==> build 66: inputs <==
==> flow/design.v (excerpt) <==
module smul_q31 (
    input  logic        clk,
    input  logic        reset,
    input  logic        go,
    input  logic [31:0] left,
    input  logic [31:0] right,
    output logic [31:0] out,
    output logic        done
);
  num_smul #(
      .LEFT_WIDTH (32),
      .RIGHT_WIDTH(32),
      .OUT_WIDTH  (32),
      .OUT_LSB    (31)
  ) mul (
      .left (left),
      .right(right),
      .go   (go),
      .reset(reset),
      .clk  (clk),
      .out  (out),
      .done (done)
  );
endmodule
Settings: LEC_CHECK=0, ABC_AREA=1, CAP_MARGIN=15, CORE_MARGIN=2, CORE_UTILIZATION=72, CTS_CLUSTER_SIZE=80, HOLD_SLACK_MARGIN=-0.09, MAX_ROUTING_LAYER=met4, PLACE_DENSITY=0.63, SETUP_SLACK_MARGIN=-0.45, SLEW_MARGIN=20; clock period 6.5 ns.
run.sh (not shown) runs the stock make flow with config.mk's settings and CLKGATE_MAP_FILE=.
==> trial 72: changes against build 66 <==
Settings changed: ABC_AREA 1 to default, CAP_MARGIN 15 to 20, CORE_UTILIZATION 72 to 45, CTS_CLUSTER_SIZE 80 to default, HOLD_SLACK_MARGIN -0.09 to default, MAX_ROUTING_LAYER met4 to default, PLACE_DENSITY 0.63 to default, SETUP_SLACK_MARGIN -0.45 to 2.5.
==> flow/constraint.sdc (replaced) <==
create_clock -name core_clock -period 8.0 [get_ports {clk}]
set_input_delay 1.6000 -clock core_clock [delete_from_list [all_inputs] [get_ports {clk}]]
set_output_delay 1.6000 -clock core_clock [all_outputs]
set_load 0.01 [all_outputs]
==> build 90: changes against build 66 <==
Settings changed: ABC_AREA 1 to default, CAP_MARGIN 15 to 20, CORE_UTILIZATION 72 to 9, CTS_CLUSTER_SIZE 80 to default, HOLD_SLACK_MARGIN -0.09 to default, MAX_ROUTING_LAYER met4 to default, PLACE_DENSITY 0.63 to default, SETUP_SLACK_MARGIN -0.45 to 2.5.
==> flow/constraint.sdc (replaced) <==
create_clock -name core_clock -period 10.9 [get_ports {clk}]
set_input_delay 2.1800 -clock core_clock [delete_from_list [all_inputs] [get_ports {clk}]]
set_output_delay 2.1800 -clock core_clock [all_outputs]
set_load 0.01 [all_outputs]
==> trial 1: changes against build 66 <==
Settings changed: ABC_AREA 1 to default, CORE_ASPECT_RATIO from default to 0.5, CTS_CLUSTER_DIAMETER from default to 395, CTS_CLUSTER_SIZE 80 to 99, HOLD_SLACK_MARGIN -0.09 to default, MAX_ROUTING_LAYER met4 to default, PLACE_DENSITY 0.63 to default, SETUP_SLACK_MARGIN -0.45 to -0.19, TNS_END_PERCENT from default to 15.
==> flow/constraint.sdc (replaced) <==
create_clock -name core_clock -period 5.67 [get_ports {clk}]
set_input_delay 1.1340 -clock core_clock [delete_from_list [all_inputs] [get_ports {clk}]]
set_output_delay 1.1340 -clock core_clock [all_outputs]
set_load 0.01 [all_outputs]
==> summary.txt <==
State of the implementation.

- For this run, the final setup violation count is recorded as 32.
- The run finished, with violations left.
- The synthesized-area fraction occupied by ao, oa, aoi and oai cells is 3.372%, for reference.
- Detailed routing inserted a total of 29390 vias.
- The checks that failed were negative setup slack.
- The final instance area is 45110 µm², for reference.
- For reference, XOR and XNOR gates occupy 0.9113% of the area reported after synthesis.
- After synthesis, the mean cell area works out to 9.540 µm².
- Once routing completed, OpenROAD measured the worst setup slack at -1.972 ns.
- The top cell type by instance count after synthesis is fa_1, for reference.
-- figures above: trial 1

==> summary.txt <==
State of the implementation.

- The top cell type by area accounts for 55.82% of the synthesized area.
- In this run, the number of DRC markers left after iteration 0 of detailed routing was 1474.
- The script extracted a net switching power of 1.695 mW.
- The floorplan report gives the top-level pin count as 100.
- The total met3 wirelength after detailed routing is 4.020 mm, for reference.
- The run finished with no timing, DRC or antenna violations.
- Summing the areas of all compound-gate instances in the mapped netlist gives 3.372% of the synthesized area.
- The detailed-route via count is 27310, for reference.
- In the Yosys stats the netlist draws on 68 distinct library cells.
- After synthesis, the mean cell area works out to 9.540 µm².
- Measured along the x axis, the die boundary spans 296.3 µm.
- Summed over all failing endpoints, the final setup total negative slack is 0 ns.
- The total setup violations reported at the end of the flow is 0, for reference.
- The detail route stage leaves a number of antenna-violating nets equal to 0.
- The final instance area is 44930 µm², for reference.
- The final worst slack is 0.3974 ns, for reference.
- The routed metal-1 wirelength is 42.68 mm, for reference.
- The total power consumption of the routed design is 3.531 mW, for reference.
-- figures above: trial 72

==> summary.txt <==
State of the implementation.

- The run finished with no timing, DRC or antenna violations.
- The cell count after synthesis came out at 4030.
- Yosys reports that the most numerous cell types are fa_1 (1072), inv_1 (969), and2_1 (590).
- After synthesis, the mean cell area works out to 9.540 µm².
- In this run, the synthesized area fraction spent on AND-OR/OR-AND gates is recorded as 3.372%.
- Per report_power, the sequential group accounts for 20.1% of the total.
- The critical path arrival is 8.46 ns, for reference.
- The root buffer cell chosen for the clock tree is clkbuf_16.
- The leakage power total is 20.52 nW, for reference.
- The detailed-route via count is 26310, for reference.
- The layout overhead on the synthesized area is 22.49%, for reference.
- The finished cells cover 47090 µm².
- The maximum clock frequency is 123.5 MHz, for reference.
- Setup slack on the critical path of the routed design comes to 2.801 ns.
- The top cell type by instance count after synthesis is fa_1, for reference.
- Of the total synthesized cell area, the portion taken by XOR and XNOR cells is 0.9113%.
- The synthesis report gives the async set-or-reset register share as 0%.
-- figures above: build 90

==> summary.txt <==
State of the implementation.

- The flow ran to the end, but the layout failed its checks.
- STA reports a reg2reg setup slack of -0.51 ns.
- The final worst slack is -0.5141 ns, for reference.
- For reference, the top logic cell family by area is adder cells.
- The cell type with the largest total area after synthesis is fa_1, for reference.
- The layout checks failed on negative setup slack.
- Yosys reports a chip area of 40990 µm².
- The top cell type by instance count after synthesis is inv_1, for reference.
- The total setup violations reported at the end of the flow is 32, for reference.
- The highest ir drop seen on vdd is 0.1542 mV, for reference.
- The cell-mix breakdown from Yosys lists the compound-gate area share as 1.932%.
- The final weighted congestion in routability-driven placement is 1.010, for reference.
- Across all layers, the routed design uses 34960 vias.
- After routing the design area is 47790 µm².
- The mean instance size in the synthesized netlist is 7.742 µm², for reference.
- Synthesis produced a netlist with a net count of 6612.
-- figures above: build 66



==> run a <==
==> flow/design.v <==
/*verilator lint_off MULTITOP*/
module num_rpad #(
    parameter int IN_WIDTH  = 32,
    parameter int OUT_WIDTH = 32
) (
    input  logic [ IN_WIDTH-1:0] in,
    output logic [OUT_WIDTH-1:0] out
);
  localparam int EXTEND = OUT_WIDTH - IN_WIDTH;
  assign out = {in, {EXTEND{1'b0}}};
endmodule
module num_sneg #(
    parameter int WIDTH = 32
) (
    input  logic signed [WIDTH-1:0] in,
    output logic signed [WIDTH-1:0] out
);
  assign out = -in;
endmodule
module num_sabs #(
    parameter int WIDTH = 32
) (
    input  logic signed [WIDTH-1:0] in,
    output logic signed [WIDTH-1:0] out
);
  assign out = in[WIDTH-1] ? -in : in;
endmodule
module num_min #(
    parameter int WIDTH = 32
) (
    input  logic [WIDTH-1:0] left,
    input  logic [WIDTH-1:0] right,
    output logic [WIDTH-1:0] out
);
  assign out = (left < right) ? left : right;
endmodule
module num_max #(
    parameter int WIDTH = 32
) (
    input  logic [WIDTH-1:0] left,
    input  logic [WIDTH-1:0] right,
    output logic [WIDTH-1:0] out
);
  assign out = (left > right) ? left : right;
endmodule
module num_smin #(
    parameter int WIDTH = 32
) (
    input  logic signed [WIDTH-1:0] left,
    input  logic signed [WIDTH-1:0] right,
    output logic signed [WIDTH-1:0] out
);
  assign out = (left < right) ? left : right;
endmodule
module num_smax #(
    parameter int WIDTH = 32
) (
    input  logic signed [WIDTH-1:0] left,
    input  logic signed [WIDTH-1:0] right,
    output logic signed [WIDTH-1:0] out
);
  assign out = (left > right) ? left : right;
endmodule
module num_ssignbit #(
    parameter int WIDTH = 32
) (
    input logic signed [WIDTH-1:0] in,
    output logic out
);
  assign out = in[WIDTH-1];
endmodule
module num_sadd #(
    parameter int LEFT_WIDTH = 32,
    parameter int LEFT_LSB = 0,
    parameter int RIGHT_WIDTH = 32,
    parameter int RIGHT_LSB = 0,
    parameter int OUT_WIDTH = 33
) (
    input  logic signed [ LEFT_WIDTH-1:0] left,
    input  logic signed [RIGHT_WIDTH-1:0] right,
    output logic signed [  OUT_WIDTH-1:0] out
);
  logic signed [  LEFT_LSB+LEFT_WIDTH-1:0] left_aligned;
  logic signed [RIGHT_LSB+RIGHT_WIDTH-1:0] right_aligned;
  assign left_aligned = {left, {LEFT_LSB{1'b0}}};
  assign right_aligned = {right, {RIGHT_LSB{1'b0}}};
  assign out = left_aligned + right_aligned;
endmodule
module num_smul #(
    parameter int LEFT_WIDTH = 32,
    parameter int RIGHT_WIDTH = 32,
    parameter int OUT_WIDTH = 64,
    parameter int OUT_LSB = 0
) (
    input  logic signed [ LEFT_WIDTH-1:0] left,
    input  logic signed [RIGHT_WIDTH-1:0] right,
    input  logic                          go,
    input  logic                          reset,
    input  logic                          clk,
    output logic signed [  OUT_WIDTH-1:0] out,
    output logic                          done
);
  logic [1:0] done_buffer;
  assign done = done_buffer[1];
  logic signed [       LEFT_WIDTH-1:0] left_tmp;
  logic signed [      RIGHT_WIDTH-1:0] right_tmp;
  logic signed [OUT_LSB+OUT_WIDTH-1:0] out_tmp;
  assign out = out_tmp[OUT_LSB+OUT_WIDTH-1:OUT_LSB];
  always_ff @(posedge clk) begin
    if (go) begin
      done_buffer[0] <= 1;
      done_buffer[1] <= done_buffer[0];
    end else begin
      done_buffer <= 0;
    end
  end
  always_ff @(posedge clk) begin
    if (!reset && go) begin
      left_tmp  <= left;
      right_tmp <= right;
    end else begin
      left_tmp  <= 0;
      right_tmp <= 0;
    end
  end
  always_ff @(posedge clk) begin
    if (reset) begin
      out_tmp <= 0;
    end else if (go) begin
      out_tmp <= left_tmp * right_tmp;
    end else begin
      out_tmp <= out_tmp;
    end
  end
endmodule
module smul_q31 (
    input  logic        clk,
    input  logic        reset,
    input  logic        go,
    input  logic [31:0] left,
    input  logic [31:0] right,
    output logic [31:0] out,
    output logic        done
);
  num_smul #(
      .LEFT_WIDTH (32),
      .RIGHT_WIDTH(32),
      .OUT_WIDTH  (32),
      .OUT_LSB    (31)
  ) mul (
      .left (left),
      .right(right),
      .go   (go),
      .reset(reset),
      .clk  (clk),
      .out  (out),
      .done (done)
  );
endmodule
==> flow/run.sh <==
#!/bin/bash
# the make line also repeats each setting of config.mk as NAME=value (left out here)
make -C /OpenROAD-flow-scripts/flow DESIGN_CONFIG=/design/flow/config.mk WORK_HOME=/design/flow/orfs CLKGATE_MAP_FILE= finish
==> flow/config.mk <==
export PLATFORM = sky130hd
export DESIGN_NAME = smul_q31
export DESIGN_NICKNAME = smul_q31
export VERILOG_FILES = /design/flow/design.v
export SDC_FILE = /design/flow/constraint.sdc
export NUM_CORES = 4
export LEC_CHECK = 0
export CAP_MARGIN = 20
export CORE_ASPECT_RATIO = 0.5
export CORE_MARGIN = 2
export CORE_UTILIZATION = 72
export CTS_CLUSTER_DIAMETER = 372
export CTS_CLUSTER_SIZE = 99
export PLACE_DENSITY = 0.39
export SETUP_SLACK_MARGIN = -0.47
export SLEW_MARGIN = 20
export TNS_END_PERCENT = 15
==> flow/constraint.sdc <==
create_clock -name core_clock -period 5.67 [get_ports {clk}]
set_input_delay 1.1340 -clock core_clock [delete_from_list [all_inputs] [get_ports {clk}]]
set_output_delay 1.1340 -clock core_clock [all_outputs]
set_load 0.01 [all_outputs]
==> inputs of run b, as changes to run a <==
==> flow/config.mk (replaced) <==
export PLATFORM = sky130hd
export DESIGN_NAME = smul_q31
export DESIGN_NICKNAME = smul_q31
export VERILOG_FILES = /design/flow/design.v
export SDC_FILE = /design/flow/constraint.sdc
export NUM_CORES = 4
export LEC_CHECK = 0
export CAP_MARGIN = 20
export CORE_MARGIN = 2
export CORE_UTILIZATION = 11
export SETUP_SLACK_MARGIN = 2.5
export SLEW_MARGIN = 20
==> flow/constraint.sdc (replaced) <==
create_clock -name core_clock -period 12.4 [get_ports {clk}]
set_input_delay 2.4800 -clock core_clock [delete_from_list [all_inputs] [get_ports {clk}]]
set_output_delay 2.4800 -clock core_clock [all_outputs]
set_load 0.01 [all_outputs]
==> inputs of run c, as changes to run a <==
==> flow/config.mk (replaced) <==
export PLATFORM = sky130hd
export DESIGN_NAME = smul_q31
export DESIGN_NICKNAME = smul_q31
export VERILOG_FILES = /design/flow/design.v
export SDC_FILE = /design/flow/constraint.sdc
export NUM_CORES = 4
export LEC_CHECK = 0
export CAP_MARGIN = 20
export CORE_MARGIN = 2
export CORE_UTILIZATION = 72
export CTS_CLUSTER_DIAMETER = 343
export CTS_CLUSTER_SIZE = 58
export PLACE_DENSITY_LB_ADDON = 0.0
export SETUP_SLACK_MARGIN = 1.57
export SLEW_MARGIN = 20
==> flow/constraint.sdc (replaced) <==
create_clock -name core_clock -period 8.17 [get_ports {clk}]
set_input_delay 1.6340 -clock core_clock [delete_from_list [all_inputs] [get_ports {clk}]]
set_output_delay 1.6340 -clock core_clock [all_outputs]
set_load 0.01 [all_outputs]
==> inputs of run d, as changes to run a <==
==> flow/config.mk (replaced) <==
export PLATFORM = sky130hd
export DESIGN_NAME = smul_q31
export DESIGN_NICKNAME = smul_q31
export VERILOG_FILES = /design/flow/design.v
export SDC_FILE = /design/flow/constraint.sdc
export NUM_CORES = 4
export LEC_CHECK = 0
export CAP_MARGIN = 20
export CORE_MARGIN = 2
export CORE_UTILIZATION = 55
export SETUP_SLACK_MARGIN = 2.5
export SLEW_MARGIN = 20
==> flow/constraint.sdc (replaced) <==
create_clock -name core_clock -period 7.68 [get_ports {clk}]
set_input_delay 1.5360 -clock core_clock [delete_from_list [all_inputs] [get_ports {clk}]]
set_output_delay 1.5360 -clock core_clock [all_outputs]
set_load 0.01 [all_outputs]
==> qor summary <==
Status: run c timing/DRC/antenna clean; run a failed layout checks; run d timing/DRC/antenna clean; run b timing/DRC/antenna clean
Layout check failures: run c -; run a setup timing; run d -; run b -
Core Util, Final: run c 0.841; run a 0.862; run d 0.656; run b 0.130
Global routing met3 resource utilization: run c 0.0854; run a 0.0658; run d 0.0390; run b 0.00818
Share of power burned in registers: run c 0.165; run a 0.163; run d 0.158; run b 0.196
Post-route cell area: run c 44300 um^2; run a 45100 um^2; run d 45200 um^2; run b 45100 um^2
DR WL/cell: run c 23.7 um; run a 20.6 um; run d 21.8 um; run b 12.4 um
Total net switching power: run c 1.73 mW; run a 2.35 mW; run d 1.85 mW; run b 1.00 mW
Total negative setup slack: run c 0 ns; run a -53.21 ns; run d 0 ns; run b 0 ns
Min cycle time layout: run c 7.71 ns; run a 7.65 ns; run d 7.54 ns; run b 8.75 ns
Slew at the pin with the worst max-slew slack: run c 1.02 ns; run a 1.02 ns; run d 1.02 ns; run b 1.02 ns
FILL cells: run c 3006; run a 2842; run d 5678; run b 39900
Die H: run c 235 um; run a 167 um; run d 268 um; run b 595 um
Number of global-route vias before repair: run c 33500; run a 33600; run d 31900; run b 29100
Number of iterations in the first detailed-routing pass: run c 8; run a 6; run d 8; run b 5
Fraction of the core area occupied by cells at floorplan: run c 0.730; run a 0.735; run d 0.558; run b 0.110
Via count: run c 29300; run a 29300; run d 27800; run b 26200
Sw frac: run c 0.481; run a 0.461; run d 0.474; run b 0.498
RSZ-0062 raised after global routing: run c yes; run a yes; run d yes; run b no
Detailed-route wire length: run c 116000 um; run a 106000 um; run d 113000 um; run b 106000 um
Last weighted congestion value of the routability-driven placer: run c 0.955; run a 0.951; run d 0.921; run b 0.816
Share of the final layout cell area in sequential cells: run c 0.0482; run a 0.0452; run d 0.0462; run b 0.0438
Minimum setup slack in the final design: run c 0.455 ns; run a -1.98 ns; run d 0.142 ns; run b 3.65 ns
Power is estimated from default activity; no workload was simulated.
